// smul_q31
module smul_q31 (
    input  logic        clk,
    input  logic        reset,
    input  logic        go,
    input  logic [31:0] left,
    input  logic [31:0] right,
    output logic [31:0] out,
    output logic        done
);
  num_smul #(
      .LEFT_WIDTH (32),
      .RIGHT_WIDTH(32),
      .OUT_WIDTH  (32),
      .OUT_LSB    (31)
  ) mul (
      .left (left),
      .right(right),
      .go   (go),
      .reset(reset),
      .clk  (clk),
      .out  (out),
      .done (done)
  );
endmodule
export LEC_CHECK = 0
export ABC_AREA = 1
export CAP_MARGIN = 15
export CORE_ASPECT_RATIO = 1.35
export CORE_MARGIN = 2
export CORE_UTILIZATION = 72
export CTS_CLUSTER_DIAMETER = 320
export CTS_CLUSTER_SIZE = 100
export PLACE_DENSITY = 0.36
export SETUP_SLACK_MARGIN = 2.5
export SLEW_MARGIN = 20
export TNS_END_PERCENT = 10
create_clock -name core_clock -period 4.99 [get_ports {clk}]
run.sh (not shown) runs the stock make flow with config.mk's settings and CLKGATE_MAP_FILE=.
The starting point reached the layout checks and failed them: setup timing.
Edit:
Settings changed: ABC_AREA 1 to default, CAP_MARGIN 15 to 20, CORE_ASPECT_RATIO 1.35 to default, CORE_UTILIZATION 72 to 45, CTS_CLUSTER_DIAMETER 320 to default, CTS_CLUSTER_SIZE 100 to default, PLACE_DENSITY 0.36 to default, TNS_END_PERCENT 10 to default.
Clock period 4.99 ns to 8.0 ns, I/O delays scaled along.
Outcome: This time the run completed without violations; combinational power shrinks by about 50%; setup slack is better by 2.9 ns; synthesized area shrinks by 6.2%; sequential share of layout area grows by 0.66 points; clock-buffer cell count does not change; synthesized cell count shrinks by 24%; wire length shrinks by 20%; power shrinks by about 50%; final cell count shrinks by 17%.

---

smul_q31 again, from the RTL that the note above started with.
## smul_q31
module smul_q31 (
    input  logic        clk,
    input  logic        reset,
    input  logic        go,
    input  logic [31:0] left,
    input  logic [31:0] right,
    output logic [31:0] out,
    output logic        done
);
Settings: LEC_CHECK=0, ABC_AREA=1, CAP_MARGIN=40, CORE_MARGIN=2, CORE_UTILIZATION=72, CTS_CLUSTER_DIAMETER=232, CTS_CLUSTER_SIZE=53, PLACE_DENSITY_LB_ADDON=0.3, SETUP_SLACK_MARGIN=2.5, SLEW_MARGIN=20; clock period 3.9 ns.
The starting point stopped in 5_1_grt.
Next try:
- ABC_AREA: 1 -> default
- CAP_MARGIN: 40 -> 20
- CORE_UTILIZATION: 72 -> 55
- CTS_CLUSTER_DIAMETER: 232 -> default
- CTS_CLUSTER_SIZE: 53 -> default
- PLACE_DENSITY_LB_ADDON: 0.3 -> default
- clock period: 3.9 -> 7.68 ns (I/O delays scaled with it)
After rerunning: Now the flow finished with timing, DRC and antenna clean. Synthesized area came out lower by 6.2%. Die area came out higher by 22%. Synthesized cell count came out lower by 24%.

---

smul_q31 again, from the RTL that the note above started with.
Settings: LEC_CHECK=0, CAP_MARGIN=15, CORE_MARGIN=2, CORE_UTILIZATION=72, CTS_CLUSTER_DIAMETER=343, CTS_CLUSTER_SIZE=58, PLACE_DENSITY_LB_ADDON=0.0, SETUP_SLACK_MARGIN=2.06, SLEW_MARGIN=20, TNS_END_PERCENT=45; clock period 7.4 ns.
The starting point completed and failed the layout checks on negative setup slack.
Edit:
--- a/flow/config.mk
+++ b/flow/config.mk
@@ -8 +8 @@
-export CAP_MARGIN = 15
+export CAP_MARGIN = 20
@@ -14 +14 @@
-export SETUP_SLACK_MARGIN = 2.06
+export SETUP_SLACK_MARGIN = 1.57
@@ -16 +15,0 @@
-export TNS_END_PERCENT = 45
==> flow/constraint.sdc (replaced) <==
create_clock -name core_clock -period 8.17 [get_ports {clk}]
set_input_delay 1.6340 -clock core_clock [delete_from_list [all_inputs] [get_ports {clk}]]
set_output_delay 1.6340 -clock core_clock [all_outputs]
set_load 0.01 [all_outputs]
After rerunning:
- The changed run finished with timing, DRC and antenna clean
- non-clock buffer count decreases by 103
- clock skew increases by 5.4 ps
- power decreases by roughly a tenth
- setup slack gets better by 600 ps
- design area decreases slightly
- core utilization decreases by 0.98 points
- first-iteration DRC count increases by roughly a tenth
- routed wire length increases by a few percent
- global-route usage increases by 0.41 points
- critical path depth decreases by 3
- via count increases slightly
Edit:
--- a/flow/config.mk
+++ b/flow/config.mk
@@ -11,4 +11 @@
-export CTS_CLUSTER_DIAMETER = 343
-export CTS_CLUSTER_SIZE = 58
-export PLACE_DENSITY_LB_ADDON = 0.0
-export SETUP_SLACK_MARGIN = 1.57
+export PLACE_DENSITY = 0.42
@@ -15,0 +13 @@
+export TNS_END_PERCENT = 10
==> flow/constraint.sdc (replaced) <==
create_clock -name core_clock -period 12.4 [get_ports {clk}]
set_input_delay 2.4800 -clock core_clock [delete_from_list [all_inputs] [get_ports {clk}]]
set_output_delay 2.4800 -clock core_clock [all_outputs]
set_load 0.01 [all_outputs]
=> The new run completed without violations. Power decreases by 44%. Core utilization decreases by 7.7 points. Fmax decreases by 13%. Cell area decreases by about 9%. Register-to-register slack improved by 3000 ps. Hold slack improved by 17 ps.
Edit:
--- a/flow/config.mk
+++ b/flow/config.mk
@@ -11 +11,2 @@
-export PLACE_DENSITY = 0.42
+export CTS_CLUSTER_SIZE = 66
+export MAX_ROUTING_LAYER = met4
@@ -13 +13,0 @@
-export TNS_END_PERCENT = 10
==> flow/constraint.sdc (replaced) <==
create_clock -name core_clock -period 7.08 [get_ports {clk}]
set_input_delay 1.4160 -clock core_clock [delete_from_list [all_inputs] [get_ports {clk}]]
set_output_delay 1.4160 -clock core_clock [all_outputs]
set_load 0.01 [all_outputs]
What happened: With this change the flow finished with negative setup slack left; fmax grows by about a fifth; power grows by well over a third; combinational power grows by well over a third; wire length grows by about a fifth; utilization grows by 10 points; via count grows by roughly a tenth; final area grows by roughly a tenth; hold slack is worse by 6.5 ps; setup slack is worse by 4200 ps; clock-buffer cell count stays the same; final cell count grows by a little under a tenth.
Edit:
--- a/flow/config.mk
+++ b/flow/config.mk
@@ -9,2 +9,2 @@
-export CORE_MARGIN = 2
-export CORE_UTILIZATION = 72
+export CORE_MARGIN = 3
+export CORE_UTILIZATION = 60
@@ -12,0 +13 @@
+export PLACE_DENSITY_LB_ADDON = 0.16
==> flow/constraint.sdc (replaced) <==
create_clock -name core_clock -period 4.26 [get_ports {clk}]
set_input_delay 0.8520 -clock core_clock [delete_from_list [all_inputs] [get_ports {clk}]]
set_output_delay 0.8520 -clock core_clock [all_outputs]
set_load 0.01 [all_outputs]
- The changed run reached the layout checks and failed them: negative setup slack
- first-iteration DRC count is lower by 25%
- total power is higher by 59%
- cell area is higher by 1.1%
- critical path depth is higher by 3
- sequential power is higher by 65%
No activity file was given, so power comes from the tool's default toggle rates.
